==> v37 <==
// udp_ipv4_tx
module udp_ipv4_tx (
    input  wire             ap_clk,
    input  wire             ap_rst_n,
    input  wire  [31:0]     my_ip_addr,
    input  wire   [7:0]     ip_protocol,
    input  wire             s_axis_tx_meta_tvalid,
    output wire             s_axis_tx_meta_tready,
    input  wire [255:0]     s_axis_tx_meta_tdata,
    input  wire             s_axis_tx_data_tvalid,
    output wire             s_axis_tx_data_tready,
    input  wire  [63:0]     s_axis_tx_data_tdata,
    input  wire   [7:0]     s_axis_tx_data_tkeep,
    input  wire             s_axis_tx_data_tlast,
    output wire             m_axis_tx_data_tvalid,
    input  wire             m_axis_tx_data_tready,
    output wire   [63:0]    m_axis_tx_data_tdata,
    output wire    [7:0]    m_axis_tx_data_tkeep,
    output wire             m_axis_tx_data_tlast,
    output wire   [31:0]    datagrams_transmitted
);
wire            tx_udp2ip_data_tvalid;
wire            tx_udp2ip_data_tready;
wire [63:0]     tx_udp2ip_data_tdata;
wire  [7:0]     tx_udp2ip_data_tkeep;
wire            tx_udp2ip_data_tlast;
wire            tx_udp2ip_meta_tvalid;
wire [63:0]     tx_udp2ip_meta_tdata;
wire            tx_udp2ip_meta_tready;
udp_tx udp_tx_i (
    .ap_clk                       (ap_clk),
    .ap_rst_n                     (ap_rst_n),
    .s_axis_tx_data_tvalid        (s_axis_tx_data_tvalid),
    .s_axis_tx_data_tready        (s_axis_tx_data_tready),
    .s_axis_tx_data_tdata         (s_axis_tx_data_tdata),
    .s_axis_tx_data_tkeep         (s_axis_tx_data_tkeep),
  ...
Settings: LEC_CHECK=0, ABC_AREA=1, CAP_MARGIN=20, CELL_PAD_IN_SITES_DETAIL_PLACEMENT=2, CORE_ASPECT_RATIO=0.56, CORE_MARGIN=2, CORE_UTILIZATION=40, CTS_CLUSTER_SIZE=41, GPL_ROUTABILITY_DRIVEN=0, GPL_TIMING_DRIVEN=0, MAX_ROUTING_LAYER=met5, SETUP_SLACK_MARGIN=0.89, SLEW_MARGIN=35, TNS_END_PERCENT=90; clock period 5.82 ns.
run.sh (not shown) runs the stock make flow with config.mk's settings and CLKGATE_MAP_FILE=.
==> v19 (differences from v37) <==
==> flow/config.mk (replaced) <==
export PLATFORM = sky130hd
export DESIGN_NAME = udp_ipv4_tx
export DESIGN_NICKNAME = udp_ipv4_tx
export VERILOG_FILES = /design/flow/design.v
export SDC_FILE = /design/flow/constraint.sdc
export NUM_CORES = 4
export LEC_CHECK = 0
export CAP_MARGIN = 20
export CORE_MARGIN = 2
export CORE_UTILIZATION = 29
export PLACE_DENSITY = 0.6
export SLEW_MARGIN = 20
==> flow/constraint.sdc (replaced) <==
create_clock -name core_clock -period 6.19 [get_ports {ap_clk}]
set_input_delay 1.2380 -clock core_clock [delete_from_list [all_inputs] [get_ports {ap_clk}]]
set_output_delay 1.2380 -clock core_clock [all_outputs]
set_load 0.01 [all_outputs]
==> results <==
| item | v37 | v19 |
|---|---|---|
| Comb. cell area | 10000 sq um | 10600 sq um |
| Sum of met3 wire segment lengths after detailed routing | 20.2 mm | 5.32 mm |
| Number of clock buffers in the layout | 89 | 107 |
| Min-Delay Endpoint | tx_ipv4_i.dst_ip_addr_mangled[28] | tx_ipv4_i.dst_ip_addr_mangled[18] |
| PnR worst setup slack | 0.986 ns | 1.57 ns |
| Detailed-route vias per instance | 6.96 | 4.99 |
| Area used by sequential logic in the layout | 14000 sq um | 14000 sq um |
| Required time of the worst setup path | 6.41 ns | 6.65 ns |
| Origin of the worst min-delay path | udp_tx_i.tx_meta_reg_slice.slice_i.o_data[4] | udp_tx_i.tx_meta_reg_slice.slice_i.o_data[10] |
| Final HPWL from detailed placement | 103 mm | 54.7 mm |
| Number of signal-net buffers in the layout | 524 | 337 |
| Slowest Stage Delay on Critical Path | 0.65 ns | 0.76 ns |
| Net switching power | 4.69 mW | 2.91 mW |
| GRT met1 Usage | 57.1% | 24.8% |
| Result of the run | timing/DRC/antenna clean | timing/DRC/antenna clean |


==> inputs of build 60 <==
Starting RTL as in the previous note.
==> flow/design.v (excerpt) <==
module udp_ipv4_tx (
    input  wire             ap_clk,
    input  wire             ap_rst_n,
    input  wire  [31:0]     my_ip_addr,
    input  wire   [7:0]     ip_protocol,
    input  wire             s_axis_tx_meta_tvalid,
    output wire             s_axis_tx_meta_tready,
    input  wire [255:0]     s_axis_tx_meta_tdata,
    input  wire             s_axis_tx_data_tvalid,
    output wire             s_axis_tx_data_tready,
    input  wire  [63:0]     s_axis_tx_data_tdata,
    input  wire   [7:0]     s_axis_tx_data_tkeep,
    input  wire             s_axis_tx_data_tlast,
    output wire             m_axis_tx_data_tvalid,
    input  wire             m_axis_tx_data_tready,
    output wire   [63:0]    m_axis_tx_data_tdata,
    output wire    [7:0]    m_axis_tx_data_tkeep,
    output wire             m_axis_tx_data_tlast,
    output wire   [31:0]    datagrams_transmitted
);
Settings: LEC_CHECK=0, ABC_AREA=1, CAP_MARGIN=40, CORE_MARGIN=2, CORE_UTILIZATION=70, CTS_CLUSTER_DIAMETER=316, CTS_CLUSTER_SIZE=17, HOLD_SLACK_MARGIN=0.29, SETUP_SLACK_MARGIN=0.36, SLEW_MARGIN=20; clock period 2.53 ns.
==> trial 10 (differences from build 60) <==
Settings changed: ABC_AREA 1 to default, CAP_MARGIN 40 to 20, CELL_PAD_IN_SITES_DETAIL_PLACEMENT from default to 2, CORE_UTILIZATION 70 to 40, CTS_CLUSTER_DIAMETER 316 to 350, CTS_CLUSTER_SIZE 17 to default, HOLD_SLACK_MARGIN 0.29 to default, PLACE_DENSITY from default to 0.6, SETUP_SLACK_MARGIN 0.36 to default.
==> flow/constraint.sdc (replaced) <==
create_clock -name core_clock -period 5.0 [get_ports {ap_clk}]
set_input_delay 1.0000 -clock core_clock [delete_from_list [all_inputs] [get_ports {ap_clk}]]
set_output_delay 1.0000 -clock core_clock [all_outputs]
set_load 0.01 [all_outputs]
==> flow_summary.ini <==
; generated from flow reports
[clocking]
h-tree-depth = 2

[logic_synthesis]
adder_share_pct = 0.3945
synthDistinctLibCells = 47
ys_cells = 3058

[floorplanning]
fp.dieH_um = 194.4
initCoreUtil_pct = 71.15

[status]
outcome = stopped before the end
stop_stage = 5_1_grt

[place]
gp_congestion = 0.9413
place_area_um2 = 29490
-- figures above: build 60

==> flow_summary.ini <==
; physical design summary
[logic_synthesis]
adder_share_pct = 0.3923
ys_cells = 2842

[status]
violations = setup timing
outcome = complete, but fails checks

[timing]
finalSetupViolCount = 5
worst_slack_ps = -43.46

[clocking]
h-tree-depth = 3

[place]
gp_congestion = 0.9123
place_area_um2 = 29090
-- figures above: trial 10



==> run E <==
udp_ipv4_tx again, from the RTL that the note above started with.
make LEC_CHECK=0 ABC_AREA=1 CAP_MARGIN=20 CELL_PAD_IN_SITES_DETAIL_PLACEMENT=0 CELL_PAD_IN_SITES_GLOBAL_PLACEMENT=0 CORE_ASPECT_RATIO=0.94 CORE_MARGIN=2 CORE_UTILIZATION=69 CTS_CLUSTER_DIAMETER=292 CTS_CLUSTER_SIZE=19 MAX_ROUTING_LAYER=met5 MIN_ROUTING_LAYER=met1 SETUP_SLACK_MARGIN=-0.19 SLEW_MARGIN=20 finish   # period 2.81 ns
==> run Z (differences from run E) <==
- CORE_ASPECT_RATIO: 0.94 -> 1.24
- CORE_UTILIZATION: 69 -> 72
- CTS_CLUSTER_SIZE: 19 -> 17
- HOLD_SLACK_MARGIN: default -> 0.3
- PLACE_DENSITY_LB_ADDON: default -> 0.26
- SETUP_SLACK_MARGIN: -0.19 -> default
==> flow/constraint.sdc (replaced) <==
create_clock -name core_clock -period 3.01 [get_ports {ap_clk}]
set_input_delay 0.6020 -clock core_clock [delete_from_list [all_inputs] [get_ports {ap_clk}]]
set_output_delay 0.6020 -clock core_clock [all_outputs]
set_load 0.01 [all_outputs]
==> run M (differences from run E) <==
- ABC_AREA: 1 -> default
- CELL_PAD_IN_SITES_DETAIL_PLACEMENT: 0 -> default
- CELL_PAD_IN_SITES_GLOBAL_PLACEMENT: 0 -> default
- CORE_ASPECT_RATIO: 0.94 -> default
- CORE_UTILIZATION: 69 -> 66
- CTS_CLUSTER_DIAMETER: 292 -> default
- CTS_CLUSTER_SIZE: 19 -> 50
- MAX_ROUTING_LAYER: met5 -> default
- MIN_ROUTING_LAYER: met1 -> default
- PLACE_DENSITY: default -> 0.6
- SETUP_SLACK_MARGIN: -0.19 -> 0.61
==> flow/constraint.sdc (replaced) <==
create_clock -name core_clock -period 2.71 [get_ports {ap_clk}]
set_input_delay 0.5420 -clock core_clock [delete_from_list [all_inputs] [get_ports {ap_clk}]]
set_output_delay 0.5420 -clock core_clock [all_outputs]
set_load 0.01 [all_outputs]
==> run D (differences from run E) <==
- CELL_PAD_IN_SITES_DETAIL_PLACEMENT: 0 -> default
- CELL_PAD_IN_SITES_GLOBAL_PLACEMENT: 0 -> default
- CORE_ASPECT_RATIO: 0.94 -> default
- CORE_UTILIZATION: 69 -> 68
- CTS_CLUSTER_DIAMETER: 292 -> default
- CTS_CLUSTER_SIZE: 19 -> 96
- MAX_ROUTING_LAYER: met5 -> default
- MIN_ROUTING_LAYER: met1 -> default
- PLACE_DENSITY: default -> 0.38
- SETUP_SLACK_MARGIN: -0.19 -> default
==> flow/constraint.sdc (replaced) <==
create_clock -name core_clock -period 4.1 [get_ports {ap_clk}]
set_input_delay 0.8200 -clock core_clock [delete_from_list [all_inputs] [get_ports {ap_clk}]]
set_output_delay 0.8200 -clock core_clock [all_outputs]
set_load 0.01 [all_outputs]
==> results <==
	run E	run M	run D	run Z
Post-synthesis instance area	0.02537 mm2	0.02551 mm2	0.02537 mm2	0.02537 mm2
Logic inverters	131	24	131	131
Clock Power Share	0.268	0.342	0.349	0.277
Via count of the first global-routing pass	22430	22130	22450	22700
Via density	6.443	6.507	6.391	6.580
Non-Filler Cell Area, Final	0.03057 mm2	0.03332 mm2	0.03044 mm2	0.03040 mm2
Multi-input logic cell count	2082	1959	2082	2082
Clock period minus worst slack	3.005 ns	3.421 ns	3.948 ns	3.071 ns
Register cell area after layout	0.01399 mm2	0.01399 mm2	0.01399 mm2	0.01399 mm2
Levels on crit path	16	15	16	18
DR pass1 iterations	9	7	6	8
Routed wire length	81520 um	86260 um	78780 um	80490 um
Max transition margin	0.3352	0.2995	0.1463	0.3121
Result of the run	complete, but fails checks	complete, but fails checks	complete, no violations	complete, but fails checks
Layout check failures	setup timing	setup timing	-	setup timing


==> inputs of exp/garnet <==
Starting RTL as in the previous note.
clock: 5.0 ns
lec_check: 0
cap_margin: 20
cell_pad_in_sites_detail_placement: 1
core_aspect_ratio: 0.57
core_margin: 7
core_utilization: 47
cts_cluster_diameter: 350
gpl_timing_driven: 0
place_density_lb_addon: 0.25
setup_slack_margin: 0.44
slew_margin: 20
tns_end_percent: 15
==> inputs of exp/amber, as changes to exp/garnet <==
Settings changed: ABC_AREA set to 1, CELL_PAD_IN_SITES_DETAIL_PLACEMENT 1 to not set, CORE_ASPECT_RATIO 0.57 to not set, CORE_MARGIN 7 to 2, CORE_UTILIZATION 47 to 61, CTS_CLUSTER_DIAMETER 350 to not set, CTS_CLUSTER_SIZE set to 96, GPL_TIMING_DRIVEN 0 to not set, PLACE_DENSITY set to 0.38, PLACE_DENSITY_LB_ADDON 0.25 to not set, SETUP_SLACK_MARGIN 0.44 to not set, TNS_END_PERCENT 15 to 10.
==> flow/constraint.sdc (replaced) <==
create_clock -name core_clock -period 3.07 [get_ports {ap_clk}]
set_input_delay 0.6140 -clock core_clock [delete_from_list [all_inputs] [get_ports {ap_clk}]]
set_output_delay 0.6140 -clock core_clock [all_outputs]
set_load 0.01 [all_outputs]
==> inputs of exp/maple, as changes to exp/garnet <==
Settings changed: CELL_PAD_IN_SITES_DETAIL_PLACEMENT 1 to not set, CORE_ASPECT_RATIO 0.57 to not set, CORE_MARGIN 7 to 2, CORE_UTILIZATION 47 to 72, CTS_CLUSTER_DIAMETER 350 to 394, CTS_CLUSTER_SIZE set to 14, GPL_TIMING_DRIVEN 0 to not set, PLACE_DENSITY_LB_ADDON 0.25 to 0.27, SETUP_SLACK_MARGIN 0.44 to 0.1, TNS_END_PERCENT 15 to not set.
==> flow/constraint.sdc (replaced) <==
create_clock -name core_clock -period 1.17 [get_ports {ap_clk}]
set_input_delay 0.2340 -clock core_clock [delete_from_list [all_inputs] [get_ports {ap_clk}]]
set_output_delay 0.2340 -clock core_clock [all_outputs]
set_load 0.01 [all_outputs]
==> inputs of exp/willow, as changes to exp/garnet <==
Settings changed: CELL_PAD_IN_SITES_DETAIL_PLACEMENT 1 to not set, CORE_ASPECT_RATIO 0.57 to not set, CORE_MARGIN 7 to 2, CORE_UTILIZATION 47 to 27, CTS_CLUSTER_DIAMETER 350 to not set, GPL_TIMING_DRIVEN 0 to not set, PLACE_DENSITY set to 0.6, PLACE_DENSITY_LB_ADDON 0.25 to not set, SETUP_SLACK_MARGIN 0.44 to not set, TNS_END_PERCENT 15 to not set.
==> flow/constraint.sdc (replaced) <==
create_clock -name core_clock -period 4.33 [get_ports {ap_clk}]
set_input_delay 0.8660 -clock core_clock [delete_from_list [all_inputs] [get_ports {ap_clk}]]
set_output_delay 0.8660 -clock core_clock [all_outputs]
set_load 0.01 [all_outputs]
==> flow_summary_export.csv <==
group,metric,value,unit
sta,final_period_minus_worst_setup_slack,3970,ps
synth,synth-area-yosys,0.0255,mm2
die,die_width,311,um
worst_setup_path,worstPathArrival,4440,ps
power_and_ir_drop,share_clk_of_total_power,40.4,%
global_route,gr-usage-all-layers,16.4,%
power_and_ir_drop,dominant_power_group,"registers",
route,dr.pass1.iters,6,
final_layout,final-seq-area,0.0140,mm2
worst_setup_path,critPathSlowestCell,"o21ai_2",
status,run_status,"timing/DRC/antenna clean",
worst_setup_path,timing.critical_path.required,4800,ps
synth,synthTopCellsByArea,"dfxtp_1, edfxtp_1, nand2_1",
[end of results for exp/willow]
==> flow_summary_export.csv <==
group,metric,value,unit
synth,synth.avg_cell_area,8.98,um2
placed_design,port_buffers,305,
synth,ys_cells,2842,
die,die_width,192,um
synth,synthTopCellsByArea,"dfxtp_1, edfxtp_1, nand2_1",
synth,synth-area-yosys,0.0255,mm2
die,area_of_the_placeable_core,0.0347,mm2
status,run_status,"did not finish",
status,last_step_reached,"4_1_cts",
synth,post_synth_xor_area_fraction,1.54,%
status,stop_error,"[ERROR DPL-0038] Utilization greater than 100%, impossible to legalize",
[end of results for exp/maple]
==> flow_summary_export.csv <==
group,metric,value,unit
worst_setup_path,worstPathArrival,5030,ps
status,run_status,"timing/DRC/antenna clean",
sta,final_period_minus_worst_setup_slack,4480,ps
worst_setup_path,critPathSlowestCell,"nor3b_1",
power_and_ir_drop,share_clk_of_total_power,35.3,%
worst_setup_path,timing.critical_path.required,5550,ps
power_and_ir_drop,dominant_power_group,"registers",
synth,flop_cell,"dfxtp_1",
route,dr.pass1.iters,8,
synth,synth-area-yosys,0.0255,mm2
final_layout,final-seq-area,0.0140,mm2
final_layout,clock_buffers,82,
sta,setup_viol,0,
[end of results for exp/garnet]
==> flow_summary_export.csv <==
group,metric,value,unit
synth,ys.flops,631,
status,run_status,"timing/DRC/antenna clean",
worst_setup_path,worstPathArrival,3540,ps
final_layout,final-seq-area,0.0140,mm2
power_and_ir_drop,share_clk_of_total_power,34.6,%
synth,synthTopCellsByArea,"dfxtp_1, edfxtp_1, nand2_1",
worst_setup_path,critPathSlowestCell,"edfxtp_1",
die,die_width,208,um
power_and_ir_drop,dominant_power_group,"registers",
worst_setup_path,timing.critical_path.required,3620,ps
global_route,gr-usage-all-layers,34.8,%
sta,final_period_minus_worst_setup_slack,2990,ps
route,dr.pass1.iters,8,
[end of results for exp/amber]


==> wip/juniper: inputs <==
udp_ipv4_tx again, from the RTL that the note above started with.
==> flow/design.v (excerpt) <==
module udp_ipv4_tx (
    input  wire             ap_clk,
    input  wire             ap_rst_n,
    input  wire  [31:0]     my_ip_addr,
    input  wire   [7:0]     ip_protocol,
    input  wire             s_axis_tx_meta_tvalid,
    output wire             s_axis_tx_meta_tready,
    input  wire [255:0]     s_axis_tx_meta_tdata,
    input  wire             s_axis_tx_data_tvalid,
    output wire             s_axis_tx_data_tready,
    input  wire  [63:0]     s_axis_tx_data_tdata,
    input  wire   [7:0]     s_axis_tx_data_tkeep,
    input  wire             s_axis_tx_data_tlast,
    output wire             m_axis_tx_data_tvalid,
    input  wire             m_axis_tx_data_tready,
    output wire   [63:0]    m_axis_tx_data_tdata,
    output wire    [7:0]    m_axis_tx_data_tkeep,
    output wire             m_axis_tx_data_tlast,
    output wire   [31:0]    datagrams_transmitted
);
==> flow/config.mk <==
export PLATFORM = sky130hd
export DESIGN_NAME = udp_ipv4_tx
export DESIGN_NICKNAME = udp_ipv4_tx
export VERILOG_FILES = /design/flow/design.v
export SDC_FILE = /design/flow/constraint.sdc
export NUM_CORES = 4
export LEC_CHECK = 0
export CAP_MARGIN = 20
export CELL_PAD_IN_SITES_DETAIL_PLACEMENT = 0
export CELL_PAD_IN_SITES_GLOBAL_PLACEMENT = 0
export CORE_ASPECT_RATIO = 1.24
export CORE_MARGIN = 2
export CORE_UTILIZATION = 70
export CTS_CLUSTER_DIAMETER = 292
export MAX_ROUTING_LAYER = met5
export MIN_ROUTING_LAYER = met1
export PLACE_DENSITY_LB_ADDON = 0.26
export SETUP_SLACK_MARGIN = 0.46
export SLEW_MARGIN = 20
==> flow/constraint.sdc <==
create_clock -name core_clock -period 1.95 [get_ports {ap_clk}]
set_input_delay 0.3900 -clock core_clock [delete_from_list [all_inputs] [get_ports {ap_clk}]]
set_output_delay 0.3900 -clock core_clock [all_outputs]
set_load 0.01 [all_outputs]
==> inputs of wip/tundra, as changes to wip/juniper <==
- CELL_PAD_IN_SITES_DETAIL_PLACEMENT: 0 -> default
- CELL_PAD_IN_SITES_GLOBAL_PLACEMENT: 0 -> default
- CORE_ASPECT_RATIO: 1.24 -> default
- CORE_UTILIZATION: 70 -> 72
- CTS_CLUSTER_DIAMETER: 292 -> default
- CTS_CLUSTER_SIZE: default -> 50
- MAX_ROUTING_LAYER: met5 -> default
- MIN_ROUTING_LAYER: met1 -> default
- PLACE_DENSITY: default -> 0.6
- PLACE_DENSITY_LB_ADDON: 0.26 -> default
- SETUP_SLACK_MARGIN: 0.46 -> -0.23
==> flow/constraint.sdc (replaced) <==
create_clock -name core_clock -period 3.34 [get_ports {ap_clk}]
set_input_delay 0.6680 -clock core_clock [delete_from_list [all_inputs] [get_ports {ap_clk}]]
set_output_delay 0.6680 -clock core_clock [all_outputs]
set_load 0.01 [all_outputs]
==> inputs of wip/harbor, as changes to wip/juniper <==
- ABC_AREA: default -> 1
- CORE_UTILIZATION: 70 -> 72
- CTS_CLUSTER_DIAMETER: 292 -> 371
- SETUP_SLACK_MARGIN: 0.46 -> -0.09
==> flow/constraint.sdc (replaced) <==
create_clock -name core_clock -period 1.66 [get_ports {ap_clk}]
set_input_delay 0.3320 -clock core_clock [delete_from_list [all_inputs] [get_ports {ap_clk}]]
set_output_delay 0.3320 -clock core_clock [all_outputs]
set_load 0.01 [all_outputs]
==> inputs of wip/onyx, as changes to wip/juniper <==
- ABC_AREA: default -> 1
- CELL_PAD_IN_SITES_DETAIL_PLACEMENT: 0 -> default
- CELL_PAD_IN_SITES_GLOBAL_PLACEMENT: 0 -> default
- CORE_ASPECT_RATIO: 1.24 -> default
- CORE_UTILIZATION: 70 -> 56
- CTS_CLUSTER_DIAMETER: 292 -> default
- MAX_ROUTING_LAYER: met5 -> default
- MIN_ROUTING_LAYER: met1 -> default
- PLACE_DENSITY: default -> 0.38
- PLACE_DENSITY_LB_ADDON: 0.26 -> default
- SETUP_SLACK_MARGIN: 0.46 -> default
==> flow/constraint.sdc (replaced) <==
create_clock -name core_clock -period 3.07 [get_ports {ap_clk}]
set_input_delay 0.6140 -clock core_clock [delete_from_list [all_inputs] [get_ports {ap_clk}]]
set_output_delay 0.6140 -clock core_clock [all_outputs]
set_load 0.01 [all_outputs]
==> out/results.env <==
SYNTHESIS.AREA_UM2=25500
SYNTHESIS.AREA_PER_INSTANCE_UM2=8.98
SO_FAULTS='negative setup slack'
POSTLAYOUTSETUPSLACKWORST_NS=-0.146
RUN_STATUS='finished with violations'
FINALSETUPVIOLATIONS=39
The numbers above come from wip/tundra.

==> out/results.env <==
STOP_STAGE='clock tree synthesis (4_1_cts)'
YS_WARN_COUNT=4
RUN_STATUS='aborted with a tool error'
DIEAREA_UM2=36800
DIE-HEIGHT_UM=213
YS_SH_XOR_PCT=0.518
SYNTHESIS.AREA_UM2=25400
ERROR_MESSAGE='[ERROR DPL-0033] detailed placement checks failed during check placement.'
SYNTHESIS.AREA_PER_INSTANCE_UM2=8.30
SYNTH_TOP_CELL_BY_AREA='sky130_fd_sc_hd__dfxtp_1'
CORE-AREA_UM2=34700
The numbers above come from wip/harbor.

==> out/results.env <==
RUN_STATUS='timing/DRC/antenna clean'
SYNTHESIS.AREA_UM2=25400
FINALSETUPVIOLATIONS=0
LAYOUT.CELLS.NON_FILLER=3944
POSTLAYOUTSETUPSLACKWORST_NS=0.123
The numbers above come from wip/onyx.

==> out/results.env <==
RUN_STATUS='aborted with a tool error'
STOP_STAGE='global routing (5_1_grt)'
ERROR_MESSAGE='[ERROR DPL-0038] Utilization greater than 100%, impossible to legalize'
BUFFER_PORTS.INSERTED=305
CLK_PATH_BUF_DEPTH=3
CLOCK-ROOT-BUFFER='sky130_fd_sc_hd__clkbuf_16'
SYNTH.AREA.TOP_CELLS='sky130_fd_sc_hd__dfxtp_1, sky130_fd_sc_hd__edfxtp_1, sky130_fd_sc_hd__nand2_1'
YS_SH_XOR_PCT=1.54
SYNTH_TOP_CELL_BY_AREA='sky130_fd_sc_hd__dfxtp_1'
SYNTHESIS.AREA_UM2=25500
SYNTHESIS.AREA_PER_INSTANCE_UM2=8.98
The numbers above come from wip/juniper.

No activity file was given, so power comes from the tool's default toggle rates.
